### design.v
module UART_TX_CTRL
#(
    parameter [ 1:0] RDY       = 2'b01,
    parameter [ 1:0] LOAD      = 2'b10,
    parameter [ 1:0] SEND      = 2'b11,
    parameter [ 3:0] IDX_MAX   = 10,
    parameter [13:0] TMR_MAX   = 14'b10100010110000  
)
(
    input  wire       CLK,
    input  wire       rst,
    input  wire       send,
    input  wire [7:0] send_data,
    output wire       ready,
    output wire       UART_TX
);
reg         tx_bit;
reg  [ 1:0] tx_state;
reg  [ 9:0] tx_data;
reg  [ 3:0] index;
reg  [13:0] tx_tmr;
wire        bit_done;
always @(posedge CLK) begin : state_transition
    if (rst)
        tx_state <= RDY;
    else
    case (tx_state)
        RDY:
            if (send)
                tx_state <= LOAD;
        LOAD:
            tx_state <= SEND;
        SEND:
            if (bit_done) begin
                if (index == IDX_MAX)
                    tx_state <= RDY;
                else
                    tx_state <= LOAD;
            end
        default:  
            tx_state <= RDY;
    endcase
end
always @(posedge CLK) begin : timing
    if (rst || tx_state == RDY) begin
        tx_tmr <= 14'd0;
    end
    else begin
        if (bit_done)
            tx_tmr <= 14'd0;
        else
            tx_tmr <= tx_tmr + 1;
    end
end
always @(posedge CLK) begin : increment_index
    if (rst || tx_state == RDY)
        index <= 0;
    else if (tx_state == LOAD)
        index <= index + 1;
end
always @(posedge CLK) begin : data_latch
    if (send)
        tx_data <= {1'b1, send_data, 1'b0};
end
always @(posedge CLK) begin : bit0
    if (rst || tx_state == RDY)
        tx_bit <= 1'b1;
    else if (tx_state == LOAD)
        tx_bit <= tx_data[index];
end
assign bit_done = (tx_tmr == TMR_MAX)? 1 : 0;
assign UART_TX   = tx_bit;
assign ready     = (tx_state == RDY)? 1 : 0;
endmodule
module UART_RX_CTRL
#(
    parameter [ 2:0] WAIT_START  = 3'b001,
    parameter [ 2:0] STORE_START = 3'b010,
    parameter [ 2:0] STORE_DATA  = 3'b011,
    parameter [ 2:0] STORE_STOP  = 3'b100,
    parameter [ 2:0] STORE_LAST  = 3'b101,
    parameter [13:0] TMR_MAX     = 14'b10100010110000  
)(
    input  wire        CLK,
    input  wire        rst,
    input  wire        UART_RX,
    output reg  [ 7:0] recv_data,
    output wire        vald_data
);
reg  [ 2:0] rx_reg;
reg  [ 2:0] rx_state;
reg  [13:0] rx_tmr;
reg  [ 2:0] bit_count;
wire        sample_point;
wire        startbit_detected;
always @(posedge CLK) begin : rx_latch_n_shift
    if (rst)
        rx_reg <= 3'd0;
    else
        rx_reg <= {rx_reg[1:0], UART_RX};
end
function set_startbit_detected;
    input state, rx2, rx1;
    begin
        if (state==WAIT_START && rx2==1'b1 && rx1==1'b0)
            set_startbit_detected = 1'b1;
        else
            set_startbit_detected = 1'b0;
    end
endfunction
assign startbit_detected = set_startbit_detected(
                            rx_state,
                            rx_reg[2],
                            rx_reg[1]
                        );
always @(posedge CLK) begin : rx_timer
    if (rst) begin
        rx_tmr <= 14'd0;
    end
    else if (startbit_detected == 1'b1) begin
        rx_tmr <= 14'd0;
    end
    else begin
        if (rx_tmr == TMR_MAX)
            rx_tmr <= 14'd0;
        else
            rx_tmr <= rx_tmr + 14'd1;
    end
end
assign sample_point = (rx_tmr == 14'd0)? 1'b1 : 1'b0;
always @(posedge CLK) begin : state_transition_n_bit_count
    if (rst) begin
        rx_state  <= WAIT_START;
        bit_count <= 3'd0;
    end
    else
    case (rx_state)
        WAIT_START:
            if (startbit_detected == 1'b1) begin
                rx_state <= STORE_START;
                bit_count <= 3'd0;
            end
        STORE_START:
            if (sample_point == 1'b1) begin
                if (rx_reg[1] == 1'b0)
                    rx_state <= STORE_DATA;
                else  
                    rx_state <= WAIT_START;
            end
        STORE_DATA:
            if (sample_point == 1'b1) begin
                recv_data <= {rx_reg[1], recv_data[7:1]};
                if (bit_count == 3'd7)
                    rx_state <= STORE_STOP;
                else
                    bit_count <= bit_count + 3'd1;
            end
        STORE_STOP:
            if (sample_point == 1'b1) begin
                if (rx_reg[1] == 1'b1)
                    rx_state <= STORE_LAST;
                else  
                    rx_state <= WAIT_START;
            end
        STORE_LAST:
            rx_state <= WAIT_START;
        default:  
            rx_state <= WAIT_START;
    endcase
end
assign vald_data = (rx_state == STORE_LAST)? 1'b1 : 1'b0;
endmodule
module FIFO
#(
    parameter ADDR_WIDTH = 8,
    parameter DATA_WIDTH = 8
)
(
    input  wire                  CLK,
    input  wire                  rst,
    input  wire                  w_enable,
    input  wire                  r_enable,
    input  wire [DATA_WIDTH-1:0] w_data,
    output reg  [DATA_WIDTH-1:0] r_data,
    output reg  [ADDR_WIDTH:0]   count
);
reg [ADDR_WIDTH-1:0] w_addr;
reg [ADDR_WIDTH-1:0] r_addr;
reg [DATA_WIDTH-1:0] ram [2**ADDR_WIDTH-1:0];
always @(posedge CLK) begin : dpm
    if (w_enable)
        ram[w_addr] <= w_data;
    if (rst)
        r_data      <= 0;
    else if (r_enable)
        r_data      <= ram[r_addr];
end
always @(posedge CLK) begin : addr
    if (rst) begin
        w_addr <= 0;
        r_addr <= 0;
    end
    else begin
        if (w_enable)
            w_addr <= w_addr + 1'b1;
        if (r_enable)
            r_addr <= r_addr + 1'b1;
    end
end
always @(posedge CLK) begin : count_data
    if (rst)
        count <= 0;
    else
    case ({w_enable, r_enable})
        2'b00: count <= count;
        2'b01: count <= count - 1'b1;
        2'b10: count <= count + 1'b1;
        2'b11: count <= count;
    endcase
end
endmodule
module UART
#(
    parameter [ 2:0] WAIT_ACTI      = 3'b001,
    parameter [ 2:0] SEND_CHAR      = 3'b010,
    parameter [ 2:0] RDY            = 3'b011,
    parameter [ 2:0] WAIT_RDY       = 3'b100,
    parameter [ 3:0] BTN_STR_LEN    = 4'd8,
    parameter [ 1:0] PARROT_STR_LEN = 2'd3,
    parameter        BTN            = 1'b0,
    parameter        PARROT         = 1'b1,
    parameter [13:0] BAUD_TMR_MAX   = 14'd15  
)
(
    input  wire CLK,        
    input  wire rst,        
    input  wire btn_0,      
    output wire UART_TX,    
    input  wire UART_RX     
);
reg  [ 2:0] uart_state;
wire [ 7:0] btn_str        [ 7:0];
reg  [ 3:0] str_idx;
reg         send_mode;
reg         send_char;
wire        send;
reg  [ 7:0] send_data;
wire        ready;
assign send = send_char;
wire [ 7:0] recv_data;
wire        vald_data;
wire        w_enable;
wire        r_enable;
wire [ 7:0] r_data;
wire [ 8:0] count;
assign btn_str[0] = 8'h02;  
assign btn_str[1] = 8'h41;  
assign btn_str[2] = 8'h52;  
assign btn_str[3] = 8'h54;  
assign btn_str[4] = 8'h59;  
assign btn_str[5] = 8'h0D;  
assign btn_str[6] = 8'h0A;  
assign btn_str[7] = 8'h03;  
UART_TX_CTRL #(.TMR_MAX(BAUD_TMR_MAX)) uart_tx_ctrl (
    CLK,
    rst,
    send,
    send_data,
    ready,
    UART_TX
);
UART_RX_CTRL #(.TMR_MAX(BAUD_TMR_MAX)) uart_rx_ctrl (
    CLK,
    rst,
    UART_RX,
    recv_data,
    vald_data
);
assign w_enable = (vald_data == 1'b1 && count < 2**8);
assign r_enable = (count > 0 && uart_state == WAIT_ACTI)? 1 : 0;
FIFO fifo (
    CLK,
    rst,
    w_enable,
    r_enable,
    recv_data,  
    r_data,
    count
);
always @(posedge CLK) begin : state_transition
    if (rst) begin
        uart_state <= WAIT_ACTI;
        send_mode  <= BTN;
    end
    else
    case (uart_state)
        WAIT_ACTI:
            if (r_enable) begin
                uart_state <= SEND_CHAR;
                send_mode  <= PARROT;
            end
            else if (btn_0 == 1'b1) begin
                uart_state <= SEND_CHAR;
                send_mode  <= BTN;
            end
        SEND_CHAR:
            uart_state <= RDY;
        RDY:
            uart_state <= WAIT_RDY;
        WAIT_RDY:
            if (ready == 1'b1) begin
                case (send_mode)
                    PARROT: begin
                        uart_state <= WAIT_ACTI;
                    end
                    BTN: begin
                        if (str_idx == BTN_STR_LEN)
                            uart_state <= WAIT_ACTI;
                        else
                            uart_state <= SEND_CHAR;
                    end
                endcase
            end
        default:  
            uart_state <= WAIT_ACTI;
    endcase
end
always @(posedge CLK) begin : inc_idx
    if (rst || uart_state == WAIT_ACTI)
        str_idx <= 0;
    else if (uart_state == SEND_CHAR)
        str_idx <= str_idx + 1;
end
always @(posedge CLK) begin : char_load
    if (rst) begin
        send_char <= 1'b0;
        send_data <= 0;
    end
    else if (uart_state == SEND_CHAR) begin
        send_char <= 1'b1;
        if (send_mode == PARROT)
            send_data <= r_data;
        else if (send_mode == BTN)
            send_data <= btn_str[str_idx[2:0]];
    end
    else begin
        send_char <= 1'b0;
    end
end
endmodule
### run.sh
#!/bin/bash
# the make line also repeats each setting of config.mk as NAME=value (left out here)
make -C /OpenROAD-flow-scripts/flow DESIGN_CONFIG=/design/flow/config.mk WORK_HOME=/design/flow/orfs CLKGATE_MAP_FILE= finish
### config.mk
export PLATFORM = sky130hd
export DESIGN_NAME = UART
export DESIGN_NICKNAME = UART
export VERILOG_FILES = /design/flow/design.v
export SDC_FILE = /design/flow/constraint.sdc
export NUM_CORES = 4
export LEC_CHECK = 0
export CAP_MARGIN = 20
export CORE_MARGIN = 2
export CORE_UTILIZATION = 40
export SLEW_MARGIN = 20
### constraint.sdc
create_clock -name core_clock -period 4.66 [get_ports {CLK}]
set_input_delay 0.9320 -clock core_clock [delete_from_list [all_inputs] [get_ports {CLK}]]
set_output_delay 0.9320 -clock core_clock [all_outputs]
set_load 0.01 [all_outputs]
==> run_results.csv, run 1 <==
group,metric,value,unit
status,status,"finished clean",
final_layout,area_growth_syn_to_layout,13.8,%
yosys,top_cells_by_count,"2064 x edfxtp_1, 503 x mux4_2, 369 x nor2_1",
critical_path,critical_path_depth,9,
final_timing,rsz0062_at_grt,"no",
route,routed_wl_per_cell,30.0,um
route,detail_route.iter0.violations,5658,
route,detail_route.drc_violations,0,
global_routing,global_route.usage.met2,32.7,%
yosys,yosysChipArea,84500,sq um
power,seq-power,21.4,mW
clock_network,cts-root-buf,"clkbuf_16",
hold_path,hold-path-endpoint,"uart_tx_ctrl.tx_data[4]$_DFFE_PP_",
critical_path,critical_path.top_delay_family,"buffers and inverters",
final_timing,period_minus_slack,4010,ps
final_timing,fin_setup_tns,0,ps
global_routing,grt_start_max_net_pins,218,
final_layout,final_nets,4489,
yosys,synth-edff-count,2064,
flow_run,cap_viol_max_count,0,
critical_path,rrSetupSlack,650,ps
yosys,synth_area_per_cell,20.1,sq um
clock_network,clkLatencyLatePin,890,ps
power,power_per_cell_area,488,nW/um^2
critical_path,critical_path_peak_fanout,42,
floorplan,pin_count,5,
yosys,synth.net_count,4244,
yosys,postSynthSeqShare,75.6,%
floorplan,floorplanUtilization,40.3,%
global_routing,global_route.usage.met1,28.9,%
global_routing,globalRoute.busiestLayer,"met2",
critical_path,crit_path_end_kind,"flop",
final_timing,fin_worst_hold_slack,426,ps
final_timing,slew_headroom,21.8,%
power,power_switching_share,25.7,%
critical_path,crit_required,5410,ps
yosys,synth_dominant_cell_count,"edfxtp_1",
floorplan,die_y,464,um
critical_path,critical_path.endpoint,"fifo.r_data[5]$_SDFFE_PP0P_",
final_layout,ff_latch_area,63900,sq um
yosys,post_synthesis_cell_area,84500,sq um
place,detailed_place_hpwl,138,mm
clock_network,post-cts-setup-buffers,0,
yosys,synthXorXnorAreaFrac,0.456,%
yosys,yosys.area_share.simple,3.51,%
yosys,syn_warnings,4,
yosys,top_reg_cell_synth,"edfxtp_1",
yosys,numSynthFlops,2160,
yosys,yosys.area_share.adder,0.409,%
yosys,synth.top_cells.by_area,"edfxtp_1 73%, mux4_2 13%, dfxtp_1 2.3%, mux2i_1 1.8%, nor2_1 1.6%",
critical_path,r2r.worst_path.cells,9,
power,combinationalPower,8.36,mW
hold_path,holdCritStartpoint,"send_data[3]$_SDFFE_PP0P_",
power,power.share.combinational,17.8,%
power,ir_worst_vdd,0.000332,V
floorplan,dieArea,215000,sq um
critical_path,worstReg2RegEnd,"fifo.r_data[5]$_SDFFE_PP0P_",
power,power.share.sequential,45.6,%
global_routing,grt-ovfl-total,0,
yosys,yosys.area.top_type_share,73.4,%
global_routing,antenna_found_initial,7,
floorplan,die_width,464,um
yosys,yosys-dominant-comb-family,"multiplexers",
route,insertedDiodeCount,0,
final_timing,hold_violations,0,
yosys,mux_share,15.4,%
place,io_buffers,4,
global_routing,grt_use_met3,4.01,%
power,p_leak,29.5,nW
final_timing,setup_violations,0,
route,drtPass1Iterations,8,
power,power.switching,12.1,mW
place,place_congestion,0.876,
route,drt.antenna.violating_nets,0,
critical_path,cp.arrival,4760,ps
power,power,46.9,mW
final_timing,maxSlewViolCount,0,
critical_path,critical_path.slowest_cell,"dfxtp_4",
yosys,post_synth_ao_oa_area_fraction,2.83,%
critical_path,path_cells,"buf_12 > buf_12 > buf_4 > mux4_2 > mux2i_1 > o22ai_1 > a2111oi_0 > buf_4 > o32ai_1",
power,power.largest_group,"registers",
floorplan,core,210000,sq um
yosys,biggest_area_consumer_among_synthesized_cells,"edfxtp_1",
final_timing,transition_at_the_pin_with_the_smallest_max_transition_slack,1170,ps
yosys,ys_async_sr_fraction,0,%
critical_path,critical_path.startpoint,"fifo.r_addr[1]$_SDFFE_PP0P_",
power,p_int,34.9,mW
hold_path,timing.hold.worst.class,"reg2reg",
critical_path,critPathKind,"reg2reg",
final_timing,post-route-period-util,86.0,%
critical_path,timing.critical_path.from_type,"flop",
final_layout,comb_area,19200,sq um
power,clkPwrFrac,36.6,%
critical_path,r2r-start,"fifo.r_addr[1]$_SDFFE_PP0P_",
global_routing,grt_usage,20.6,%
floorplan,core.rowCount,168,
yosys,synthDistinctLibCells,70,
place,placed_cells_incl_taps,7045,
final_layout,layoutNonFillerInstCount,7446,
yosys,syn_inst,4213,
yosys,ys_cells,4213,
power,pwr.group.clock,17.2,mW
clock_network,cts.clk_slew.worst_paths,60,ps
final_layout,final.fill_count,17700,
route,wl,223,mm
critical_path,worst-path-buf-inv,4,
final_timing,maxClockFrequency,249,MHz
clock_network,post_cts_hold_buffer_count,0,
global_routing,grt_pass1_wl,319,mm
final_layout,post-route-util,45.8,%
clock_network,clock_tree.htree_level_count,4,
clock_network,post_cts_resized,0,
route,routed_via_density,5.78,
flow_run,stage_log_warnings,56,
global_routing,first_global_vias,42500,
clock_network,cts_tree,"built",
critical_path,cpPeakStageDelay,1000,ps
clock_network,cts_num_sinks,2160,
hold_path,worstHoldPathCells,0,
route,num_vias,43100,
clock_network,cts_buffers,216,
clock_network,clockBufferDepth,3,
final_timing,finalClockSkew,57.4,ps
-- metrics by stage --
stage | worst slack [ps] | area (sq um)
finish | 651 | 96100
CTS | 686 | 96100
floorplan | 600 | 84500
global placement | 717 | 89100
global route | 548 | 96100
detailed placement | 688 | 89100
-- metal layers --
metal | share of wire (%) | up-vias
li1 | - | 17800
met1 | 41 | 23100
met2 | 48 | 1874
met3 | 8.0 | 348
met4 | 3.0 | 6
met5 | 0.019 | -
-- cell type report --
type | instances | share of cell area, %
Sequential cell | 2160 | 66.5
Multi-Input combinational cell | 1779 | 19.9
Clock buffer | 253 | 5.84
Tap cell | 2805 | 3.65
Timing Repair Buffer | 272 | 2.51
Clock inverter | 148 | 1.44
Inverter | 29 | 0.116
==> run 2: changes to the inputs <==
CORE_UTILIZATION = 70   (was 40)
clock period = 3.62 ns   (was 4.66 ns; I/O delays follow)
==> run 2 against run 1 <==
Net effect: largest power group unchanged; now fails the layout checks on setup timing; sequential cell count unchanged; highest routed layer unchanged; critical path depth decreased by 1; global-route usage rose by 16 points; utilization increased by 33 points; clock skew decreased by 16 ps.
==> run_results.csv, run 2 <==
group,metric,value,unit
status,status,"complete, but fails checks",
status,violations,"setup timing",
final_timing,maxSlewViolCount,0,
route,dr_wl_met2,104,mm
clock_network,cts.clk_slew.worst_paths,60,ps
yosys,yosys.area_share.adder,0.409,%
critical_path,critical_path.endpoint,"fifo.r_data[7]$_SDFFE_PP0P_",
final_layout,final.fill_count,6001,
route,routed_via_density,7.06,
floorplan,die_y,351,um
global_routing,grt_usage,36.8,%
yosys,syn_inst,4213,
power,pwr.group.clock,20.8,mW
power,power.largest_group,"registers",
hold_path,timing.hold.worst.class,"in2reg",
yosys,mux_share,15.4,%
clock_network,cts_tree,"built",
power,p_int,44.2,mW
route,num_vias,44600,
final_layout,area_growth_syn_to_layout,12.3,%
power,power_switching_share,25.4,%
final_timing,setup_violations,1,
critical_path,worstReg2RegEnd,"fifo.r_data[7]$_SDFFE_PP0P_",
critical_path,r2r.worst_path.cells,8,
final_timing,slew_headroom,18.6,%
hold_path,worstHoldPathCells,2,
yosys,synthXorXnorAreaFrac,0.456,%
power,ir_worst_vdd,0.000615,V
yosys,top_reg_cell_synth,"edfxtp_1",
yosys,synth-edff-count,2064,
clock_network,cts_num_sinks,2160,
final_timing,finalClockSkew,41.0,ps
final_layout,final_nets,4556,
flow_run,stage_log_warnings,61,
critical_path,path_cells,"buf_12 > buf_4 > mux4_2 > mux4_2 > nor2_1 > a211oi_1 > a211oi_1 > o32ai_1",
yosys,top_cells_by_count,"2064 x edfxtp_1, 503 x mux4_2, 369 x nor2_1",
route,route.layer.met1.wl,78.3,mm
critical_path,cp.arrival,4360,ps
place,pre_cts_slack,137,ps
final_timing,rsz0062_at_grt,"no",
power,power.switching,15.0,mW
floorplan,pin_count,5,
yosys,synth_area_per_cell,20.1,sq um
route,detail_route.drc_violations,0,
hold_path,holdCritStartpoint,"rst",
place,io_buffers,4,
final_layout,post-route-util,79.2,%
floorplan,core,120000,sq um
clock_network,post-cts-setup-buffers,0,
critical_path,crit_path_end_kind,"flop",
floorplan,core.rowCount,127,
critical_path,critical_path.slowest_cell,"a211oi_1",
final_timing,hold_violations,0,
power,p_leak,29.7,nW
flow_run,cap_viol_max_count,0,
critical_path,worst-path-buf-inv,2,
yosys,numSynthFlops,2160,
floorplan,floorplanUtilization,70.5,%
final_timing,post-route-period-util,101,%
yosys,synth.net_count,4244,
global_routing,grt-ovfl-total,0,
power,clkPwrFrac,35.0,%
route,met3_length,27.1,mm
route,routed.top_layer,"met5",
critical_path,critical_path_peak_fanout,36,
yosys,yosysChipArea,84500,sq um
yosys,biggest_area_consumer_among_synthesized_cells,"edfxtp_1",
hold_path,hold-path-endpoint,"fifo.r_addr[2]$_SDFFE_PP0P_",
critical_path,crit_required,4320,ps
route,routed_wl_per_cell,34.9,um
global_routing,first_global_vias,44500,
final_timing,fin_worst_hold_slack,420,ps
global_routing,grt_pass1_wl,316,mm
yosys,yosys.area_share.simple,3.51,%
route,wl,221,mm
yosys,yosys.area.top_type_share,73.4,%
clock_network,clkLatencyLatePin,860,ps
critical_path,timing.critical_path.from_type,"flop",
critical_path,critPathKind,"reg2reg",
yosys,synth_dominant_cell_count,"edfxtp_1",
yosys,ys_cells,4213,
clock_network,cts_buffers,201,
clock_network,clock_tree.htree_level_count,4,
critical_path,critical_path_depth,8,
place,place_congestion,1.02,
global_routing,grt_start_max_net_pins,170,
critical_path,r2r-start,"fifo.r_addr[1]$_SDFFE_PP0P_",
route,detail_route.iter0.violations,6514,
final_timing,period_minus_slack,3660,ps
power,seq-power,27.4,mW
critical_path,cpPeakStageDelay,710,ps
power,combinationalPower,11.1,mW
yosys,synth.top_cells.by_area,"edfxtp_1 73%, mux4_2 13%, dfxtp_1 2.3%, mux2i_1 1.8%, nor2_1 1.6%",
yosys,postSynthSeqShare,75.6,%
final_timing,transition_at_the_pin_with_the_smallest_max_transition_slack,1210,ps
power,power.share.combinational,18.7,%
clock_network,cts-root-buf,"clkbuf_16",
critical_path,rrSetupSlack,-40,ps
place,detailed_place_hpwl,135,mm
floorplan,die_width,351,um
yosys,post_synth_ao_oa_area_fraction,2.83,%
clock_network,clockBufferDepth,3,
final_timing,final.setup.worst_slack,-43.3,ps
critical_path,critical_path.startpoint,"fifo.r_addr[1]$_SDFFE_PP0P_",
clock_network,post_cts_resized,0,
yosys,yosys-dominant-comb-family,"multiplexers",
floorplan,dieArea,123000,sq um
route,drtPass1Iterations,7,
route,drt.antenna.violating_nets,0,
yosys,syn_warnings,4,
yosys,synthDistinctLibCells,70,
yosys,post_synthesis_cell_area,84500,sq um
critical_path,critical_path.top_delay_family,"AND-OR/OR-AND gates",
power,power_per_cell_area,625,nW/um^2
clock_network,post_cts_hold_buffer_count,0,
global_routing,antenna_found_initial,5,
final_timing,maxClockFrequency,273,MHz
yosys,ys_async_sr_fraction,0,%
power,power.share.sequential,46.3,%
==> run 2: layout make-up <==
class	count	area [sq um]	area share, %
Clock inverter	125	1090	1.14
Clock buffer	250	5340	5.63
Inverter	29	111	0.117
Sequential cell	2160	63900	67.4
Multi-Input combinational cell	1779	19100	20.2
Tap cell	1612	2020	2.13
Antenna cell	5	12.5	0.0132
Timing Repair Buffer	354	3220	3.40
==> run 2: through the flow <==
stage | instance area (sq um) | setup TNS [ps] | instances | total power [mW]
after global placement | 88400 | 0 | 5933 | 38.7
final | 94900 | -43.3 | 6314 | 59.2
after CTS | 94800 | 0 | 6309 | 59.3
after detailed placement | 88400 | 0 | 5934 | 38.8
after floorplan | 84500 | -899800 | 4213 | 35.7
after global routing | 94800 | 0 | 6311 | 60.8
==> run 2: per-layer routing <==
| metal | track usage, % | vias to the layer above |
|---|---|---|
| li1 | - | 17900 |
| met1 | 51.0 | 23100 |
| met2 | 56.0 | 3054 |
| met3 | 10.5 | 563 |
| met4 | 16.2 | 4 |
| met5 | 0 | - |
==> run 3: changes to the inputs <==
CAP_MARGIN = 15   (was 20)
CORE_UTILIZATION = 72   (was 70)
CTS_CLUSTER_DIAMETER = 103   (was not set)
SETUP_SLACK_MARGIN = -0.25   (was not set)
clock period = 2.6 ns   (was 3.62 ns; I/O delays follow)
==> run 3 against run 2 <==
Net effect: global-route usage increased by 5.7 points; worst hold slack lost 260 ps; utilization rose by 7.1 points; synthesized cell count did not move; the layout still fails its checks (setup timing); sequential cell count unchanged; maximum frequency increased by 15%; clock skew shrank 1.4 ps; sequential power is 39% higher; critical path depth rose by 3; combinational power is 81% higher; wire length is 20% higher; power up 49%.
==> run_results.csv, run 3 <==
group,metric,value,unit
critical_path,critPathKind,"reg2reg",
route,num_vias,50700,
floorplan,dieArea,120000,sq um
yosys,top_reg_cell_synth,"edfxtp_1",
power,pwr.group.clock,30.4,mW
final_timing,fin_setup_tns,-21800,ps
global_routing,grt_usage,42.5,%
power,power.share.combinational,22.7,%
yosys,post_synthesis_cell_area,84500,sq um
power,power.share.sequential,43.0,%
yosys,syn_inst,4213,
critical_path,crit_path_end_kind,"flop",
critical_path,critical_path_depth,11,
yosys,numSynthFlops,2160,
route,drtPass1Iterations,8,
floorplan,pin_count,5,
hold_path,holdCritStartpoint,"rst",
power,clkPwrFrac,34.3,%
final_layout,finish.instance_area,100000,sq um
global_routing,grt-ovfl-total,0,
floorplan,die_width,347,um
final_timing,finalClockSkew,39.6,ps
power,seq-power,38.1,mW
critical_path,cp.arrival,3900,ps
final_timing,transition_at_the_pin_with_the_smallest_max_transition_slack,1130,ps
power,ir_worst_vdd,0.000996,V
yosys,yosys.area.top_type_share,73.4,%
global_routing,antenna_found_initial,12,
flow_run,stage_log_warnings,65,
critical_path,rrSetupSlack,-580,ps
yosys,synth_dominant_cell_count,"edfxtp_1",
route,detail_route.iter0.violations,9988,
yosys,yosys-dominant-comb-family,"multiplexers",
power,combinationalPower,20.1,mW
critical_path,r2r.worst_path.cells,11,
clock_network,clock_tree.htree_level_count,4,
clock_network,clkLatencyLatePin,850,ps
yosys,yosysChipArea,84500,sq um
power,power_per_cell_area,883,nW/um^2
final_timing,post-route-period-util,122,%
floorplan,core.rowCount,125,
clock_network,cts_tree,"built",
global_routing,first_global_vias,49600,
yosys,mux_share,15.4,%
final_timing,slew_headroom,24.5,%
yosys,synthDistinctLibCells,70,
clock_network,cts_buffers,200,
yosys,postSynthSeqShare,75.6,%
final_timing,setup_violations,361,
hold_path,hold-path-endpoint,"fifo.r_addr[2]$_SDFFE_PP0P_",
yosys,ys_async_sr_fraction,0,%
route,routed_wl_per_cell,39.3,um
flow_run,cap_viol_max_count,0,
final_timing,hold_violations,0,
yosys,synth.net_count,4244,
final_timing,final.setup.worst_slack,-579,ps
floorplan,floorplanUtilization,72.7,%
global_routing,grt_pass1_wl,356,mm
critical_path,worstReg2RegEnd,"fifo.r_data[4]$_SDFFE_PP0P_",
final_layout,area_growth_syn_to_layout,18.7,%
clock_network,clockBufferDepth,3,
critical_path,critical_path.startpoint,"fifo.r_addr[0]$_SDFFE_PP0P_",
yosys,syn_warnings,4,
power,p_leak,32.9,nW
critical_path,critical_path.most_common_cell,"buf_12",
clock_network,cts-root-buf,"clkbuf_16",
final_timing,rsz0062_at_grt,"yes",
power,power_switching_share,26.6,%
place,place_congestion,0.984,
yosys,synth-edff-count,2064,
power,p_int,65.0,mW
route,wl,265,mm
yosys,biggest_area_consumer_among_synthesized_cells,"edfxtp_1",
status,status,"complete, but fails checks",
status,violations,"setup timing",
yosys,synth.top_cells.by_area,"edfxtp_1 73%, mux4_2 13%, dfxtp_1 2.3%, mux2i_1 1.8%, nor2_1 1.6%",
final_timing,maxSlewViolCount,0,
clock_network,cts.clk_slew.worst_paths,60,ps
critical_path,path_cells,"buf_12 > buf_16 > buf_12 > mux4_2 > a221o_1 > nor2_1 > buf_4 > a211oi_2 > o41ai_1 > a21oi_1 > a211o_1",
yosys,yosys.area_share.adder,0.409,%
critical_path,worst-path-buf-inv,4,
hold_path,worstHoldPathCells,2,
critical_path,timing.critical_path.from_type,"flop",
clock_network,post_cts_hold_buffer_count,0,
critical_path,critical_path_peak_fanout,9,
route,routed_via_density,7.52,
critical_path,r2r-start,"fifo.r_addr[0]$_SDFFE_PP0P_",
place,io_buffers,4,
final_layout,final_nets,5065,
clock_network,cts_num_sinks,2160,
yosys,yosys.area_share.simple,3.51,%
power,power.largest_group,"registers",
critical_path,critical_path.slowest_cell,"mux4_2",
floorplan,core,116000,sq um
critical_path,critical_path.top_delay_family,"AND-OR/OR-AND gates",
critical_path,critical_path.endpoint,"fifo.r_data[4]$_SDFFE_PP0P_",
route,drt.antenna.violating_nets,0,
power,power.switching,23.5,mW
final_timing,fin_worst_hold_slack,165,ps
floorplan,die_y,347,um
global_routing,grt_start_max_net_pins,178,
place,post_dp_cell_area,92000,sq um
yosys,synth_area_per_cell,20.1,sq um
hold_path,timing.hold.worst.class,"in2reg",
yosys,synthXorXnorAreaFrac,0.456,%
yosys,post_synth_ao_oa_area_fraction,2.83,%
final_timing,maxClockFrequency,315,MHz
critical_path,crit_required,3320,ps
yosys,top_cells_by_count,"2064 x edfxtp_1, 503 x mux4_2, 369 x nor2_1",
critical_path,cpPeakStageDelay,550,ps
place,detailed_place_hpwl,147,mm
yosys,ys_cells,4213,
final_timing,period_minus_slack,3180,ps
route,detail_route.drc_violations,0,
[run 3: final cells by class]
cell class                      instances  area (sq um)
Timing Repair Buffer                  864          7920
Clock inverter                        114          1100
Clock buffer                          260          5540
Tap cell                             1524          1910
Sequential cell                      2160         63900
Inverter                               29           116
Antenna cell                           17          42.5
Multi-Input combinational cell       1779         19700
Fill cell                            4403         15900
[run 3: what timing repair did]
item	CTS	global route
cloned	1	6
pin swaps	16	32
gates resized	82	89
setup endpoints to repair	10	22
buffers inserted	30	50
[run 3: layer usage]
metal / vias to the layer above / share of wire, % / GRT usage [%]
li1: 18900 / - / -
met1: 25200 / 30 / 55.4
met2: 5335 / 47 / 65.4
met3: 1281 / 15 / 11.8
met4: 20 / 8.0 / 25.0
met5: - / 0.055 / 0
[run 3: metrics by stage]
stage	setup WS [ps]	total power [mW]	utilization [%]	instances
3_3_place_gp	-581	55.2	79.2	6285
2_1_floorplan	-1460	49.7	-	4213
6_report	-579	88.5	86.3	6747
3_5_place_dp	-617	55.5	79.2	6285
4_1_cts	-386	86.0	85.5	6685
5_1_grt	-522	89.9	86.2	6730
==> run 4: changes to the inputs <==
CAP_MARGIN = 20   (was 15)
CORE_UTILIZATION = 65   (was 72)
CTS_CLUSTER_DIAMETER = not set   (was 103)
CTS_CLUSTER_SIZE = 51   (was not set)
SETUP_SLACK_MARGIN = -0.54   (was -0.25)
clock period = 5.44 ns   (was 2.6 ns; I/O delays follow)
==> run 4 against run 3 <==
Net effect: sequential power decreased by 52%; design area decreased by 7.1%; clock-buffer cell count increased by 16; power decreased by 56%; register-to-register slack improved by 1700 ps; sequential cell count unchanged; cell count decreased by 8.0%; largest cell class unchanged; highest routed layer unchanged; sequential share of layout area increased by 4.9 points; now clean on timing, DRC and antenna; clock skew decreased by 12 ps; critical endpoint is now fifo.count[7]$_SDFFE_PP0N_; first-iteration DRC count decreased by 39%.
==> run_results.csv, run 4 <==
group,metric,value,unit
yosys,yosys-dominant-comb-family,"multiplexers",
floorplan,core.rowCount,132,
power,p_int,29.3,mW
clock_network,cts-root-buf,"clkbuf_16",
route,num_vias,43000,
power,power_per_cell_area,421,nW/um^2
floorplan,floorplanUtilization,65.3,%
route,routed_via_density,6.92,
critical_path,critical_path_peak_fanout,15,
clock_network,post_cts_resized,0,
critical_path,crit_required,6120,ps
yosys,synth.top_cells.by_area,"edfxtp_1 73%, mux4_2 13%, dfxtp_1 2.3%, mux2i_1 1.8%, nor2_1 1.6%",
final_timing,slew_headroom,11.5,%
yosys,synth.net_count,4244,
critical_path,path_cells,"nor3_1 > a31oi_2 > buf_4 > clkinv_1 > ha_1 > inv_1 > ha_1 > a21o_1 > a21o_1 > a21o_1 > a21oi_1 > o21ai_0 > and3b_1 > a2111oi_0",
yosys,yosys.area_share.simple,3.51,%
critical_path,timing.critical_path.from_type,"flop",
floorplan,pin_count,5,
clock_network,clock_tree.htree_level_count,4,
power,p_leak,28.4,nW
critical_path,critical_path.startpoint,"fifo.count[8]$_SDFFE_PP0N_",
yosys,post_synth_ao_oa_area_fraction,2.83,%
final_timing,period_minus_slack,4270,ps
yosys,numSynthFlops,2160,
hold_path,holdCritStartpoint,"send_data[7]$_SDFFE_PP0P_",
critical_path,critical_path.top_delay_family,"AND-OR/OR-AND gates",
power,pwr.group.clock,14.0,mW
global_routing,grt_start_max_net_pins,234,
power,power.share.sequential,46.7,%
power,ir_worst_vdd,0.000337,V
power,power_switching_share,25.2,%
yosys,ys_cells,4213,
critical_path,cp.arrival,4950,ps
hold_path,worstHoldPathCells,0,
final_timing,hold_violations,0,
final_timing,maxSlewViolCount,0,
route,wl,212,mm
critical_path,r2r.worst_path.cells,14,
clock_network,clockBufferDepth,3,
yosys,top_reg_cell_synth,"edfxtp_1",
clock_network,post_cts_hold_buffer_count,0,
yosys,biggest_area_consumer_among_synthesized_cells,"edfxtp_1",
clock_network,cts.clk_slew.worst_paths,60,ps
place,post_dp_cell_area,86500,sq um
yosys,synthXorXnorAreaFrac,0.456,%
final_timing,maxClockFrequency,234,MHz
critical_path,r2r-start,"fifo.count[8]$_SDFFE_PP0N_",
yosys,yosysChipArea,84500,sq um
critical_path,crit_path_end_kind,"flop",
route,drt.antenna.violating_nets,0,
final_layout,final.fill_count,7592,
critical_path,critical_path.most_common_cell,"a21o_1",
critical_path,critical_path_depth,14,
power,seq-power,18.3,mW
floorplan,die_y,365,um
flow_run,stage_log_warnings,70,
floorplan,die_width,365,um
global_routing,antenna_found_initial,8,
final_timing,finalClockSkew,27.4,ps
place,io_buffers,4,
global_routing,grt_pass1_wl,306,mm
floorplan,core,129000,sq um
hold_path,timing.hold.worst.class,"reg2reg",
final_timing,fin_setup_tns,0,ps
yosys,post_synthesis_cell_area,84500,sq um
yosys,ys_async_sr_fraction,0,%
floorplan,dieArea,133000,sq um
power,power,39.2,mW
yosys,syn_inst,4213,
power,power.share.combinational,17.7,%
final_timing,fin_worst_hold_slack,435,ps
global_routing,grt-ovfl-total,0,
yosys,top_cells_by_count,"2064 x edfxtp_1, 503 x mux4_2, 369 x nor2_1",
place,detailed_place_hpwl,129,mm
route,detail_route.drc_violations,0,
power,clkPwrFrac,35.6,%
final_layout,final_nets,4316,
yosys,synth_area_per_cell,20.1,sq um
hold_path,hold-path-endpoint,"uart_tx_ctrl.tx_data[8]$_DFFE_PP_",
critical_path,cpPeakStageDelay,450,ps
place,place_congestion,0.976,
critical_path,critical_path.slowest_cell,"dfxtp_1",
final_timing,post-route-period-util,78.6,%
final_timing,setup_violations,0,
route,routed_wl_per_cell,34.2,um
critical_path,critical_path.endpoint,"fifo.count[7]$_SDFFE_PP0N_",
yosys,synthDistinctLibCells,70,
yosys,postSynthSeqShare,75.6,%
final_layout,finish.instance_area,93100,sq um
final_timing,rsz0062_at_grt,"no",
final_layout,post-route-util,72.0,%
power,power.switching,9.86,mW
status,status,"finished clean",
final_timing,transition_at_the_pin_with_the_smallest_max_transition_slack,1330,ps
critical_path,rrSetupSlack,1170,ps
power,power.largest_group,"registers",
flow_run,cap_viol_max_count,0,
yosys,synth_dominant_cell_count,"edfxtp_1",
clock_network,clkLatencyLatePin,830,ps
final_layout,area_growth_syn_to_layout,10.2,%
yosys,yosys.area_share.adder,0.409,%
clock_network,cts_num_sinks,2160,
global_routing,grt_usage,32.7,%
clock_network,cts_buffers,206,
yosys,synth-edff-count,2064,
critical_path,worst-path-buf-inv,3,
yosys,syn_warnings,4,
yosys,mux_share,15.4,%
critical_path,worstReg2RegEnd,"fifo.count[7]$_SDFFE_PP0N_",
yosys,yosys.area.top_type_share,73.4,%
route,drtPass1Iterations,7,
global_routing,first_global_vias,42900,
power,combinationalPower,6.93,mW
route,detail_route.iter0.violations,6124,
clock_network,cts_tree,"built",
clock_network,post-cts-setup-buffers,0,
critical_path,critPathKind,"reg2reg",
==> run 4: per-stage QoR <==
stage	setup WS, ps	std cells
final	1170	6204
after CTS	1280	6201
after global placement	1290	5815
after global routing	1050	6203
after floorplan	1380	4213
after detailed placement	1300	5817
==> run 4: layout make-up <==
cell class	count	area (sq um)	share of cell area (%)
inverters	29	111	0.120
flip-flops and latches	2160	63900	68.7
multi-input cells	1779	19200	20.6
clock inverters	108	870	0.934
well taps	1742	2180	2.34
clock buffers	276	5710	6.13
diodes	1	2.50	0.00269
repair buffers	109	1110	1.19
==> run 4: per-layer routing <==
layer	global-route usage [%]	up-vias	wire length, um
met5	0	-	66
met4	12.8	10	8850
met3	7.06	435	22000
met2	50.0	2609	99900
met1	47.3	22500	81000
li1	-	17400	-
==> run 5: changes to the inputs <==
ABC_AREA = 1   (was not set)
CAP_MARGIN = 35   (was 20)
CELL_PAD_IN_SITES_DETAIL_PLACEMENT = 1   (was not set)
CELL_PAD_IN_SITES_GLOBAL_PLACEMENT = 1   (was not set)
CORE_MARGIN = 4   (was 2)
CORE_UTILIZATION = 51   (was 65)
CTS_CLUSTER_SIZE = 93   (was 51)
GPL_ROUTABILITY_DRIVEN = 0   (was not set)
GPL_TIMING_DRIVEN = 0   (was not set)
PLACE_DENSITY_LB_ADDON = 0.0   (was not set)
SETUP_SLACK_MARGIN = not set   (was -0.54)
SLEW_MARGIN = 35   (was 20)
clock period = 2.84 ns   (was 5.44 ns; I/O delays follow)
==> run 5 against run 4 <==
Net effect: now fails the layout checks on setup timing; first-iteration DRC count grew 110%; clock power grew 100%; clock skew grew 17 ps; via count grew 72%; cell count grew 80%; worst setup slack lost 1600 ps; worst hold slack lost 210 ps; clock-buffer cell count grew 7; register-to-register slack lost 1600 ps; critical path type unchanged; highest routed layer unchanged.
==> run_results.csv, run 5 <==
group,metric,value,unit
critical_path,crit_required,3660,ps
global_routing,grt_start_max_net_pins,22,
yosys,synth_area_per_cell,11.0,sq um
place,detailed_place_hpwl,297,mm
critical_path,r2r.worst_path.cells,16,
yosys,ys_async_sr_fraction,0,%
route,drtPass1Iterations,9,
power,ir_worst_vdd,0.000743,V
final_layout,final.fill_count,17900,
flow_run,stage_log_warnings,38,
route,detail_route.drc_violations,0,
final_layout,ff_latch_area,63900,sq um
floorplan,core,175000,sq um
final_timing,hold_violations,0,
power,combinationalPower,25.8,mW
power,power_per_cell_area,832,nW/um^2
power,p_int,56.6,mW
floorplan,core.rowCount,153,
status,violations,"setup timing",
yosys,yosys.area.top_type_share,68.9,%
clock_network,cts_tree,"built",
yosys,top_reg_cell_synth,"edfxtp_1",
critical_path,critical_path_peak_fanout,10,
route,routed_via_density,6.62,
global_routing,global_route.usage.met1,55.1,%
route,num_vias,74100,
critical_path,crit_path_end_kind,"flop",
yosys,yosys-dominant-comb-family,"simple AND/OR/NAND/NOR gates",
critical_path,critPathKind,"reg2reg",
yosys,mux_share,0,%
global_routing,grt_usage,44.7,%
floorplan,die_width,428,um
yosys,post_synthesis_cell_area,90000,sq um
route,drt.antenna.violating_nets,0,
final_timing,period_minus_slack,3300,ps
hold_path,holdCritStartpoint,"UART_RX",
yosys,synthDistinctLibCells,42,
place,pre_cts_slack,-1410,ps
floorplan,dieArea,183000,sq um
critical_path,worstReg2RegEnd,"fifo.r_data[0]$_SDFFE_PP0P_",
clock_network,cts-root-buf,"clkbuf_16",
power,seq-power,34.9,mW
route,wl,426,mm
critical_path,critical_path_depth,16,
power,power.share.combinational,28.9,%
yosys,syn_inst,8215,
yosys,syn_warnings,4,
clock_network,cts_num_sinks,2160,
power,clkPwrFrac,32.0,%
critical_path,timing.critical_path.from_type,"flop",
clock_network,clock_tree.htree_level_count,4,
power,power.switching,32.5,mW
critical_path,critical_path.slowest_cell,"dfxtp_4",
global_routing,grt-ovfl-total,0,
power,power.largest_group,"registers",
final_timing,fin_setup_tns,-42970,ps
global_routing,grt_use_met3,15.2,%
floorplan,pin_count,5,
critical_path,cpPeakStageDelay,450,ps
yosys,synth_dominant_cell_count,"edfxtp_1",
yosys,yosys.area_share.adder,0.384,%
final_timing,setup_violations,422,
critical_path,worst-path-buf-inv,5,
clock_network,cts_buffers,222,
final_timing,rsz0062_at_grt,"yes",
yosys,yosysChipArea,90000,sq um
global_routing,globalRoute.busiestLayer,"met2",
critical_path,critical_path.top_delay_family,"simple AND/OR/NAND/NOR gates",
hold_path,timing.hold.worst.class,"in2reg",
yosys,post_synth_ao_oa_area_fraction,6.33,%
yosys,biggest_area_consumer_among_synthesized_cells,"edfxtp_1",
place,io_buffers,3,
yosys,ys_cells,8215,
clock_network,clockBufferDepth,3,
final_timing,transition_at_the_pin_with_the_smallest_max_transition_slack,1240,ps
clock_network,post_cts_hold_buffer_count,0,
final_timing,finalClockSkew,44.9,ps
flow_run,cap_viol_max_count,0,
power,p_leak,39.1,nW
critical_path,r2r-start,"fifo.r_addr[0]$_SDFFE_PP0P_",
route,routed_wl_per_cell,38.1,um
yosys,postSynthSeqShare,71.0,%
critical_path,rrSetupSlack,-460,ps
yosys,numSynthFlops,2160,
final_layout,comb_area,24400,sq um
critical_path,critical_path.startpoint,"fifo.r_addr[0]$_SDFFE_PP0P_",
critical_path,critical_path.most_common_cell,"nand3_1",
final_layout,final_nets,8692,
global_routing,antenna_found_initial,36,
floorplan,die_y,428,um
final_timing,maxSlewViolCount,0,
global_routing,global_route.usage.met2,65.2,%
critical_path,path_cells,"buf_12 > buf_16 > buf_16 > buf_8 > nor2_1 > nor2_1 > o21ai_1 > o211ai_1 > nand3_1 > nand3_1 > nand3_2 > nand2_1 > nand3_1 > nand3_4 > nand2_1 > inv_1",
floorplan,floorplanUtilization,51.5,%
critical_path,critical_path.endpoint,"fifo.r_data[0]$_SDFFE_PP0P_",
power,pwr.group.clock,28.5,mW
power,power_switching_share,36.5,%
global_routing,grt_pass1_wl,564,mm
clock_network,clkLatencyLatePin,920,ps
clock_network,cts.clk_slew.worst_paths,60,ps
hold_path,worstHoldPathCells,3,
final_timing,maxClockFrequency,303,MHz
critical_path,cp.arrival,4120,ps
hold_path,hold-path-endpoint,"uart_rx_ctrl.rx_reg[0]$_SDFF_PP0_",
yosys,synth-edff-count,2064,
final_timing,post-route-period-util,116,%
yosys,synthXorXnorAreaFrac,0.0876,%
final_timing,final.setup.worst_slack,-458,ps
global_routing,first_global_vias,71900,
yosys,yosys.area_share.simple,17.5,%
status,status,"complete, but fails checks",
yosys,top_cells_by_count,"2064 x edfxtp_1, 1789 x nand2_1, 1491 x nor2_1",
route,detail_route.iter0.violations,13100,
power,power.share.sequential,39.1,%
final_layout,area_growth_syn_to_layout,19.1,%
yosys,synth.top_cells.by_area,"edfxtp_1 69%, nand2_1 7.5%, nor2_1 6.2%, o21ai_0 3.5%, nand3_1 3.4%",
yosys,synth.net_count,8246,
final_timing,slew_headroom,17.1,%
## run 5: stage by stage
stage	hold WS [ps]	instance area [sq um]	std cells	power [mW]	util, %
after floorplan	388	90000	8215	45.0	-
after global placement	392	92900	10500	55.6	53.2
after detailed placement	402	95500	10700	56.3	54.7
after CTS	200	105000	11100	85.6	60.2
after global routing	229	107000	11200	89.9	61.3
final	223	107000	11200	89.2	61.4
## run 5: timing repair
action | CTS | global route
resized | 776 | 411
pin swaps | 59 | 75
setup endpoints to repair | 2054 | 1200
buffers inserted | 21 | 32
cloned | 2 | 7
## run 5: layer usage
metal	wire, um	up-vias
met1	143000	36900
met4	40200	10
met2	181000	6445
met3	61500	1719
li1	-	29000
met5	193	-
## run 5: cell type report
type                       count  share of cell area (%)
timing repair buffer         222                    2.69
tap                         2325                    2.71
sequential                  2160                    59.6
multi-input combinational   5044                    22.8
clock buffer                 283                    5.49
clock inverter               116                   0.829
inverter                     536                    1.92
antenna                       31                  0.0724
timing repair inverter         1                 0.00817
buffer                       474                    3.84
==> run 6: changes to the inputs <==
ABC_AREA = not set   (was 1)
CAP_MARGIN = 40   (was 35)
CELL_PAD_IN_SITES_GLOBAL_PLACEMENT = not set   (was 1)
CORE_ASPECT_RATIO = 1.34   (was not set)
CORE_MARGIN = 7   (was 4)
CORE_UTILIZATION = 40   (was 51)
CTS_CLUSTER_DIAMETER = 306   (was not set)
CTS_CLUSTER_SIZE = not set   (was 93)
GPL_TIMING_DRIVEN = not set   (was 0)
PLACE_DENSITY_LB_ADDON = 0.3   (was 0.0)
SETUP_SLACK_MARGIN = -0.67   (was not set)
SLEW_MARGIN = 20   (was 35)
clock period = 10.0 ns   (was 2.84 ns; I/O delays follow)
==> run 6 against run 5 <==
Net effect: the run now finishes clean; sequential cell count is the same; non-clock buffer count down 417; die size grew 22%; global-route usage is 25 points lower; via count down 41%; worst hold slack improved by 210 ps; cell count is 34% lower; clock skew down 4.4 ps; worst setup slack improved by 5900 ps; largest power group unchanged; highest routed layer unchanged.
==> run_results.csv, run 6 <==
group,metric,value,unit
status,status,"finished clean",
floorplan,core.rowCount,195,
yosys,syn_warnings,4,
route,wl,231,mm
final_layout,finish.instance_area,95600,sq um
yosys,mux_share,15.4,%
final_layout,final_nets,4479,
critical_path,path_cells,"buf_12 > mux4_2 > a22o_1 > a211oi_1 > a21oi_1 > a21oi_1 > o21ai_0 > a41o_1",
critical_path,crit_required,10740,ps
final_timing,fin_worst_hold_slack,432,ps
power,power_switching_share,25.4,%
power,power.share.combinational,17.6,%
yosys,synth_dominant_cell_count,"edfxtp_1",
critical_path,cpPeakStageDelay,860,ps
global_routing,grt_usage,20.1,%
yosys,numSynthFlops,2160,
power,power.switching,5.37,mW
clock_network,cts-root-buf,"clkbuf_16",
critical_path,critical_path.top_delay_family,"AND-OR/OR-AND gates",
yosys,yosys.area_share.simple,3.51,%
clock_network,post-cts-setup-buffers,0,
route,routed_via_density,5.89,
final_timing,period_minus_slack,4520,ps
final_timing,setup_violations,0,
floorplan,die_y,546,um
yosys,yosysChipArea,84500,sq um
critical_path,critical_path.startpoint,"fifo.r_addr[0]$_SDFFE_PP0P_",
final_timing,fin_setup_tns,0,ps
yosys,ys_async_sr_fraction,0,%
yosys,synthDistinctLibCells,70,
critical_path,r2r-start,"fifo.r_addr[0]$_SDFFE_PP0P_",
yosys,syn_inst,4213,
power,power.largest_group,"registers",
yosys,ys_cells,4213,
hold_path,holdCritStartpoint,"send_data[1]$_SDFFE_PP0P_",
clock_network,cts.clk_slew.worst_paths,70,ps
power,combinationalPower,3.71,mW
floorplan,core,210000,sq um
critical_path,critical_path.endpoint,"fifo.r_data[2]$_SDFFE_PP0P_",
clock_network,cts_buffers,199,
floorplan,dieArea,224000,sq um
critical_path,cp.arrival,5260,ps
power,ir_worst_vdd,0.000198,V
final_layout,layoutNonFillerInstCount,7358,
flow_run,stage_log_warnings,58,
route,detail_route.drc_violations,0,
route,drt.antenna.violating_nets,0,
critical_path,critical_path.slowest_cell,"dfxtp_4",
power,power.share.sequential,47.0,%
critical_path,critical_path.most_common_cell,"a21oi_1",
final_layout,area_growth_syn_to_layout,13.1,%
critical_path,critical_path_depth,8,
final_timing,rsz0062_at_grt,"no",
global_routing,first_global_vias,45200,
clock_network,clockBufferDepth,4,
yosys,biggest_area_consumer_among_synthesized_cells,"edfxtp_1",
route,detail_route.iter0.violations,4545,
clock_network,clock_tree.htree_level_count,4,
final_timing,slew_headroom,26.7,%
hold_path,worstHoldPathCells,0,
final_timing,hold_violations,0,
power,p_int,15.8,mW
final_timing,transition_at_the_pin_with_the_smallest_max_transition_slack,1100,ps
yosys,yosys.area_share.adder,0.409,%
power,seq-power,9.94,mW
yosys,yosys-dominant-comb-family,"multiplexers",
place,post_dp_cell_area,88500,sq um
route,num_vias,43300,
yosys,postSynthSeqShare,75.6,%
yosys,post_synth_ao_oa_area_fraction,2.83,%
clock_network,cts_num_sinks,2160,
route,routed_wl_per_cell,31.5,um
power,p_leak,29.3,nW
critical_path,timing.critical_path.from_type,"flop",
clock_network,clkLatencyLatePin,850,ps
place,placed_cells_incl_taps,6920,
clock_network,post_cts_hold_buffer_count,0,
yosys,synthXorXnorAreaFrac,0.456,%
route,drtPass1Iterations,5,
critical_path,r2r.worst_path.cells,8,
global_routing,antenna_found_initial,6,
floorplan,floorplanUtilization,40.2,%
hold_path,hold-path-endpoint,"uart_tx_ctrl.tx_data[2]$_DFFE_PP_",
yosys,top_cells_by_count,"2064 x edfxtp_1, 503 x mux4_2, 369 x nor2_1",
clock_network,cts_tree,"built",
final_timing,maxSlewViolCount,0,
power,clkPwrFrac,35.4,%
yosys,synth_area_per_cell,20.1,sq um
power,pwr.group.clock,7.50,mW
final_timing,maxClockFrequency,221,MHz
final_timing,post-route-period-util,45.2,%
clock_network,post_cts_resized,0,
critical_path,worst-path-buf-inv,1,
power,power_per_cell_area,221,nW/um^2
yosys,synth-edff-count,2064,
yosys,synth.net_count,4244,
flow_run,cap_viol_max_count,0,
yosys,post_synthesis_cell_area,84500,sq um
critical_path,crit_path_end_kind,"flop",
yosys,yosys.area.top_type_share,73.4,%
critical_path,critPathKind,"reg2reg",
global_routing,grt_pass1_wl,330,mm
critical_path,rrSetupSlack,5480,ps
global_routing,grt-ovfl-total,0,
place,io_buffers,4,
hold_path,timing.hold.worst.class,"reg2reg",
yosys,synth.top_cells.by_area,"edfxtp_1 73%, mux4_2 13%, dfxtp_1 2.3%, mux2i_1 1.8%, nor2_1 1.6%",
floorplan,die_width,411,um
floorplan,pin_count,5,
final_timing,finalClockSkew,40.5,ps
yosys,top_reg_cell_synth,"edfxtp_1",
global_routing,grt_start_max_net_pins,202,
place,detailed_place_hpwl,144,mm
critical_path,critical_path_peak_fanout,83,
critical_path,worstReg2RegEnd,"fifo.r_data[2]$_SDFFE_PP0P_",
-- run 6: area by class of cell --
type                    instances  area (sq um)
flip-flops and latches       2160         63900
repair buffers                279          2620
well taps                    2758          3450
clock buffers                 231          5160
clock inverters               119          1120
fillers                     19500        115000
multi-input cells            1779         19200
diodes                          3          7.51
inverters                      29           111
-- run 6: per-layer routing --
metal / GRT usage, % / up-vias / share of wire (%) / routed length, um
li1: - / 17700 / - / -
met1: 24.7 / 23200 / 37 / 84700
met2: 34.3 / 1928 / 50 / 116000
met3: 3.20 / 537 / 7.1 / 16500
met4: 10.5 / 4 / 6.1 / 14100
met5: 0 / - / 0.0099 / 23
-- run 6: through the flow --
step	util (%)	worst slack (ps)	power, mW
after floorplan	-	5940	12.9
after global placement	41.6	5440	13.8
after detailed placement	42.1	5570	13.9
after CTS	45.1	5500	21.3
after global routing	45.4	5330	21.8
final	45.4	5480	21.2
==> run 7: changes to the inputs <==
CAP_MARGIN = 20   (was 40)
CELL_PAD_IN_SITES_DETAIL_PLACEMENT = not set   (was 1)
CORE_ASPECT_RATIO = not set   (was 1.34)
CORE_MARGIN = 2   (was 7)
CORE_UTILIZATION = 66   (was 40)
CTS_CLUSTER_DIAMETER = not set   (was 306)
CTS_CLUSTER_SIZE = 15   (was not set)
GPL_ROUTABILITY_DRIVEN = not set   (was 0)
PLACE_DENSITY_LB_ADDON = not set   (was 0.3)
SETUP_SLACK_MARGIN = -0.54   (was -0.67)
clock period = 7.3 ns   (was 10.0 ns; I/O delays follow)
==> run 7 against run 6 <==
Net effect: still clean; combinational power increased by 36%; die size is 42% lower; worst setup slack worse by 2600 ps; synthesized area unchanged; cell count fell by 17%; clock-buffer cell count up 11; sequential cell count unchanged; sequential share of layout area increased by 1.8 points; non-clock buffer count fell by 191; global-route usage grew 13 points; first-iteration DRC count grew 38%; via count fell by 0.33%; largest cell class unchanged.
==> run_results.csv, run 7 <==
group,metric,value,unit
final_layout,final_nets,4295,
place,detailed_place_hpwl,130,mm
yosys,synth_area_per_cell,20.1,sq um
place,post_dp_cell_area,86100,sq um
power,ir_worst_vdd,0.000281,V
clock_network,cts_buffers,206,
hold_path,hold-path-endpoint,"uart_tx_ctrl.tx_data[1]$_DFFE_PP_",
yosys,yosys.area_share.simple,3.51,%
yosys,yosys-dominant-comb-family,"multiplexers",
critical_path,critical_path.slowest_cell,"dfxtp_4",
clock_network,post_cts_hold_buffer_count,0,
clock_network,cts.clk_slew.worst_paths,60,ps
final_layout,area_growth_syn_to_layout,10.1,%
hold_path,worstHoldPathCells,0,
power,combinationalPower,5.04,mW
power,power.share.combinational,17.1,%
yosys,syn_warnings,4,
yosys,synth.net_count,4244,
hold_path,holdCritStartpoint,"send_data[0]$_SDFFE_PP0P_",
status,status,"finished clean",
yosys,postSynthSeqShare,75.6,%
final_timing,rsz0062_at_grt,"no",
yosys,post_synth_ao_oa_area_fraction,2.83,%
route,wl,214,mm
critical_path,critical_path_peak_fanout,56,
power,power.share.sequential,46.4,%
floorplan,dieArea,131000,sq um
floorplan,core.rowCount,131,
critical_path,cpPeakStageDelay,980,ps
floorplan,pin_count,5,
yosys,yosys.area.top_type_share,73.4,%
power,power_per_cell_area,317,nW/um^2
floorplan,floorplanUtilization,66.3,%
route,num_vias,43200,
route,detail_route.drc_violations,0,
critical_path,timing.critical_path.from_type,"flop",
critical_path,crit_required,7960,ps
final_timing,finalClockSkew,26.9,ps
global_routing,grt-ovfl-total,0,
place,io_buffers,4,
clock_network,clock_tree.htree_level_count,4,
final_timing,period_minus_slack,4390,ps
flow_run,stage_log_warnings,59,
yosys,synth-edff-count,2064,
floorplan,die_y,362,um
yosys,syn_inst,4213,
power,pwr.group.clock,10.8,mW
final_timing,setup_violations,0,
global_routing,antenna_found_initial,4,
route,drt.antenna.violating_nets,0,
final_timing,transition_at_the_pin_with_the_smallest_max_transition_slack,1220,ps
yosys,mux_share,15.4,%
critical_path,cp.arrival,5050,ps
yosys,ys_cells,4213,
critical_path,critical_path_depth,6,
final_layout,post-route-util,73.0,%
critical_path,crit_path_end_kind,"flop",
critical_path,critical_path.startpoint,"fifo.r_addr[1]$_SDFFE_PP0P_",
global_routing,grt_start_max_net_pins,187,
global_routing,grt_pass1_wl,308,mm
yosys,biggest_area_consumer_among_synthesized_cells,"edfxtp_1",
power,power_switching_share,25.1,%
critical_path,worst-path-buf-inv,1,
yosys,synthXorXnorAreaFrac,0.456,%
clock_network,clockBufferDepth,3,
yosys,synth.top_cells.by_area,"edfxtp_1 73%, mux4_2 13%, dfxtp_1 2.3%, mux2i_1 1.8%, nor2_1 1.6%",
critical_path,path_cells,"buf_4 > mux4_2 > mux4_2 > a211o_1 > a211oi_1 > o31ai_1",
route,drtPass1Iterations,6,
yosys,ys_async_sr_fraction,0,%
final_timing,maxClockFrequency,228,MHz
place,place_congestion,0.971,
clock_network,post_cts_resized,0,
clock_network,clkLatencyLatePin,830,ps
power,seq-power,13.7,mW
final_layout,finish.instance_area,93000,sq um
clock_network,cts_num_sinks,2160,
yosys,yosysChipArea,84500,sq um
floorplan,die_width,362,um
critical_path,worstReg2RegEnd,"fifo.r_data[6]$_SDFFE_PP0P_",
power,p_leak,28.4,nW
global_routing,grt_usage,33.4,%
route,routed_via_density,7.07,
critical_path,r2r.worst_path.cells,6,
final_timing,fin_setup_tns,0,ps
critical_path,critical_path.most_common_cell,"mux4_2",
final_timing,post-route-period-util,60.1,%
critical_path,rrSetupSlack,2910,ps
flow_run,cap_viol_max_count,0,
yosys,post_synthesis_cell_area,84500,sq um
power,clkPwrFrac,36.5,%
yosys,top_cells_by_count,"2064 x edfxtp_1, 503 x mux4_2, 369 x nor2_1",
final_timing,hold_violations,0,
critical_path,critPathKind,"reg2reg",
clock_network,post-cts-setup-buffers,0,
yosys,numSynthFlops,2160,
yosys,yosys.area_share.adder,0.409,%
route,detail_route.iter0.violations,6259,
clock_network,cts-root-buf,"clkbuf_16",
yosys,synthDistinctLibCells,70,
final_timing,maxSlewViolCount,0,
yosys,synth_dominant_cell_count,"edfxtp_1",
critical_path,critical_path.endpoint,"fifo.r_data[6]$_SDFFE_PP0P_",
route,routed_wl_per_cell,35.1,um
yosys,top_reg_cell_synth,"edfxtp_1",
global_routing,first_global_vias,43000,
clock_network,cts_tree,"built",
power,power.largest_group,"registers",
floorplan,core,127000,sq um
power,power.switching,7.39,mW
hold_path,timing.hold.worst.class,"reg2reg",
power,p_int,22.1,mW
final_timing,slew_headroom,18.5,%
critical_path,critical_path.top_delay_family,"AND-OR/OR-AND gates",
critical_path,r2r-start,"fifo.r_addr[1]$_SDFFE_PP0P_",
==> run 7: final cells by class <==
class	instances	area, sq um
clock inverter	145	1470
timing repair buffer	88	893
sequential	2160	63900
inverter	29	111
tap	1662	2080
antenna	4	10.0
multi-input combinational	1779	19200
fill	7293	34400
clock buffer	242	5330
==> run 7: metal layers <==
metal / share of wire [%] / vias up / global-route usage, %
li1: - / 17400 / -
met1: 38 / 22700 / 48.4
met4: 3.9 / 0 / 12.2
met2: 47 / 2645 / 50.8
met5: 0 / - / 0
met3: 11 / 446 / 7.89
==> run 7: through the flow <==
step	cells	hold WS [ps]	worst slack, ps	total power, mW
CTS	6102	437	2960	29.6
floorplan	4213	403	3240	17.7
detailed placement	5715	414	3000	19.0
finish	6109	439	2910	29.5
global route	6105	455	2800	30.3
global placement	5715	424	2980	18.9
==> run 8: changes to the inputs <==
CORE_UTILIZATION = 72   (was 66)
CTS_CLUSTER_DIAMETER = 24   (was not set)
CTS_CLUSTER_SIZE = not set   (was 15)
PLACE_DENSITY_LB_ADDON = 0.01   (was not set)
SETUP_SLACK_MARGIN = 0.8   (was -0.54)
clock period = 2.94 ns   (was 7.3 ns; I/O delays follow)
==> run 8 against run 7 <==
Net effect: synthesized area stayed put; die size down 8.2%; synthesized cell count unchanged; the flow now stops in clock tree synthesis (4_1_cts).
==> run_results.csv, run 8 <==
group,metric,value,unit
yosys,syn_inst,4213,
place,pre_cts_slack,-214,ps
yosys,synthXorXnorAreaFrac,0.456,%
yosys,synth-edff-count,2064,
yosys,mux_share,15.4,%
yosys,yosys-dominant-comb-family,"multiplexers",
floorplan,pin_count,5,
yosys,synth.top_cells.by_area,"edfxtp_1 73%, mux4_2 13%, dfxtp_1 2.3%, mux2i_1 1.8%, nor2_1 1.6%",
floorplan,die_width,347,um
yosys,biggest_area_consumer_among_synthesized_cells,"edfxtp_1",
yosys,yosys.area_share.adder,0.409,%
yosys,post_synth_ao_oa_area_fraction,2.83,%
status,toolErrorMsg,"[ERROR DPL-0033] detailed placement checks failed during check placement.",
yosys,yosys.area.top_type_share,73.4,%
status,stop_stage,"clock tree synthesis (4_1_cts)",
yosys,yosys.area_share.simple,3.51,%
yosys,top_cells_by_count,"2064 x edfxtp_1, 503 x mux4_2, 369 x nor2_1",
floorplan,dieArea,120000,sq um
floorplan,core.rowCount,125,
yosys,ys_async_sr_fraction,0,%
yosys,synthDistinctLibCells,70,
yosys,yosysChipArea,84500,sq um
place,placed_cells_incl_taps,6140,
place,io_buffers,4,
place,detailed_place_hpwl,138,mm
yosys,synth_area_per_cell,20.1,sq um
place,place_congestion,1.02,
yosys,postSynthSeqShare,75.6,%
yosys,top_reg_cell_synth,"edfxtp_1",
floorplan,floorplanUtilization,72.7,%
yosys,syn_warnings,4,
yosys,post_synthesis_cell_area,84500,sq um
floorplan,die_y,347,um
yosys,synth.net_count,4244,
status,status,"stopped before the end",
place,post_dp_cell_area,90800,sq um
yosys,numSynthFlops,2160,
yosys,ys_cells,4213,
yosys,synth_dominant_cell_count,"edfxtp_1",
floorplan,core,116000,sq um
==> run 8: stage by stage <==
step / util, % / power [mW]
2_1_floorplan: - / 44.0
3_5_place_dp: 78.2 / 48.9
3_3_place_gp: 78.2 / 48.8
==> run 9: changes to the inputs <==
CTS_CLUSTER_DIAMETER = 356   (was 24)
CTS_CLUSTER_SIZE = 19   (was not set)
HOLD_SLACK_MARGIN = 0.26   (was not set)
SETUP_SLACK_MARGIN = -0.19   (was 0.8)
clock period = 2.59 ns   (was 2.94 ns; I/O delays follow)
==> run 9 against run 8 <==
Net effect: the layout now fails its checks (setup timing); die size unchanged; synthesized cell count unchanged; synthesized area unchanged.
==> run_results.csv, run 9 <==
group,metric,value,unit
final_layout,area_growth_syn_to_layout,15.3,%
critical_path,crit_path_end_kind,"flop",
place,place_congestion,0.999,
final_timing,hold_violations,0,
route,routed_wl_per_cell,35.3,um
clock_network,cts_tree,"built",
final_timing,fin_worst_hold_slack,335,ps
route,wl,231,mm
place,io_buffers,4,
final_layout,layoutNonFillerInstCount,6545,
critical_path,critical_path.endpoint,"fifo.r_data[0]$_SDFFE_PP0P_",
yosys,post_synthesis_cell_area,84500,sq um
hold_path,hold-path-endpoint,"uart_rx_ctrl.rx_reg[0]$_SDFF_PP0_",
critical_path,critical_path.slowest_cell,"mux4_2",
yosys,mux_share,15.4,%
power,p_leak,31.4,nW
power,ir_worst_vdd,0.000859,V
yosys,top_reg_cell_synth,"edfxtp_1",
final_timing,transition_at_the_pin_with_the_smallest_max_transition_slack,865,ps
power,power_per_cell_area,808,nW/um^2
final_timing,slew_headroom,42.4,%
yosys,yosys.area.top_type_share,73.4,%
power,power.share.combinational,25.6,%
clock_network,cts_num_sinks,2160,
global_routing,grt_usage,38.9,%
yosys,synthXorXnorAreaFrac,0.456,%
floorplan,core,116000,sq um
power,combinationalPower,20.2,mW
yosys,post_synth_ao_oa_area_fraction,2.83,%
critical_path,rrSetupSlack,-440,ps
hold_path,timing.hold.worst.class,"in2reg",
yosys,synth.net_count,4244,
critical_path,timing.critical_path.from_type,"flop",
route,routed_via_density,7.20,
yosys,yosys.area_share.adder,0.409,%
yosys,postSynthSeqShare,75.6,%
final_timing,rsz0062_at_grt,"yes",
yosys,synthDistinctLibCells,70,
critical_path,critical_path_peak_fanout,7,
yosys,biggest_area_consumer_among_synthesized_cells,"edfxtp_1",
yosys,synth.top_cells.by_area,"edfxtp_1 73%, mux4_2 13%, dfxtp_1 2.3%, mux2i_1 1.8%, nor2_1 1.6%",
route,drtPass1Iterations,8,
yosys,numSynthFlops,2160,
status,status,"complete, but fails checks",
critical_path,worstReg2RegEnd,"fifo.r_data[0]$_SDFFE_PP0P_",
yosys,ys_async_sr_fraction,0,%
status,violations,"setup timing",
yosys,synth_dominant_cell_count,"edfxtp_1",
final_timing,maxClockFrequency,331,MHz
yosys,yosysChipArea,84500,sq um
critical_path,critPathKind,"reg2reg",
yosys,synth_area_per_cell,20.1,sq um
global_routing,grt-ovfl-total,0,
power,pwr.group.clock,20.4,mW
floorplan,core.rowCount,125,
final_timing,finalClockSkew,26.6,ps
final_timing,maxSlewViolCount,0,
critical_path,critical_path.top_delay_family,"multiplexers",
global_routing,grt_pass1_wl,328,mm
power,clkPwrFrac,25.9,%
clock_network,clkLatencyLatePin,770,ps
power,seq-power,38.1,mW
floorplan,pin_count,5,
critical_path,crit_required,3240,ps
global_routing,grt_start_max_net_pins,146,
power,power.switching,20.6,mW
critical_path,path_cells,"buf_4 > buf_12 > buf_16 > buf_16 > mux4_2 > mux2i_2 > o22ai_1 > nor4_2 > buf_4 > o21ai_2 > a32o_1",
critical_path,r2r-start,"fifo.r_addr[0]$_SDFFE_PP0P_",
hold_path,holdCritStartpoint,"UART_RX",
final_timing,final.setup.worst_slack,-435,ps
yosys,yosys-dominant-comb-family,"multiplexers",
final_layout,final_nets,4994,
flow_run,stage_log_warnings,74,
flow_run,cap_viol_max_count,0,
yosys,syn_inst,4213,
route,num_vias,47100,
critical_path,cp.arrival,3680,ps
floorplan,dieArea,120000,sq um
yosys,yosys.area_share.simple,3.51,%
final_timing,setup_violations,10,
yosys,syn_warnings,4,
final_layout,post-route-util,83.8,%
clock_network,cts.clk_slew.worst_paths,90,ps
floorplan,floorplanUtilization,72.7,%
critical_path,critical_path.startpoint,"fifo.r_addr[0]$_SDFFE_PP0P_",
power,power_switching_share,26.2,%
critical_path,cpPeakStageDelay,550,ps
critical_path,r2r.worst_path.cells,11,
clock_network,cts-root-buf,"clkbuf_16",
yosys,synth-edff-count,2064,
critical_path,worst-path-buf-inv,5,
power,power.largest_group,"registers",
route,drt.antenna.violating_nets,0,
power,p_int,58.1,mW
route,detail_route.iter0.violations,7987,
yosys,top_cells_by_count,"2064 x edfxtp_1, 503 x mux4_2, 369 x nor2_1",
final_timing,post-route-period-util,117,%
place,detailed_place_hpwl,142,mm
clock_network,cts_buffers,131,
hold_path,worstHoldPathCells,2,
global_routing,first_global_vias,46600,
final_timing,fin_setup_tns,-3100,ps
power,power.share.sequential,48.5,%
yosys,ys_cells,4213,
floorplan,die_width,347,um
global_routing,antenna_found_initial,8,
route,detail_route.drc_violations,0,
place,placed_cells_incl_taps,6273,
clock_network,clock_tree.htree_level_count,4,
final_timing,period_minus_slack,3030,ps
floorplan,die_y,347,um
critical_path,critical_path_depth,11,
clock_network,clockBufferDepth,3,
-- run 9: area by class of cell --
class / instances / area [sq um]
diodes: 10 / 25.0
clock buffers: 176 / 3570
clock inverters: 5 / 43.8
fillers: 5084 / 18800
inverters: 29 / 120
multi-input cells: 1779 / 19800
flip-flops and latches: 2160 / 63900
well taps: 1524 / 1910
repair buffers: 862 / 8020
-- run 9: stage by stage --
step | area (sq um) | total power, mW | setup WS (ps)
2_1_floorplan | 84500 | 49.9 | -1470
3_3_place_gp | 92000 | 55.8 | -790
3_5_place_dp | 92000 | 56.0 | -801
4_1_cts | 96200 | 76.8 | -447
5_1_grt | 97400 | 80.5 | -449
6_report | 97400 | 78.7 | -435
-- run 9: metal layers --
layer	vias up	track usage [%]	share of wire [%]
met1	24000	52.2	33
met2	3754	60.8	48
met5	-	0	0.022
li1	18600	-	-
met3	705	9.65	13
met4	8	19.6	5.8
-- run 9: timing repair --
item,in CTS,in global routing
pin swaps,14,52
gates cloned,5,5
resized,64,142
hold endpoints to repair,6,0
hold buffers,1,0
setup buffers,13,67
setup endpoints to repair,12,10
Power figures rest on the tool's default switching activity, not on a simulated workload.
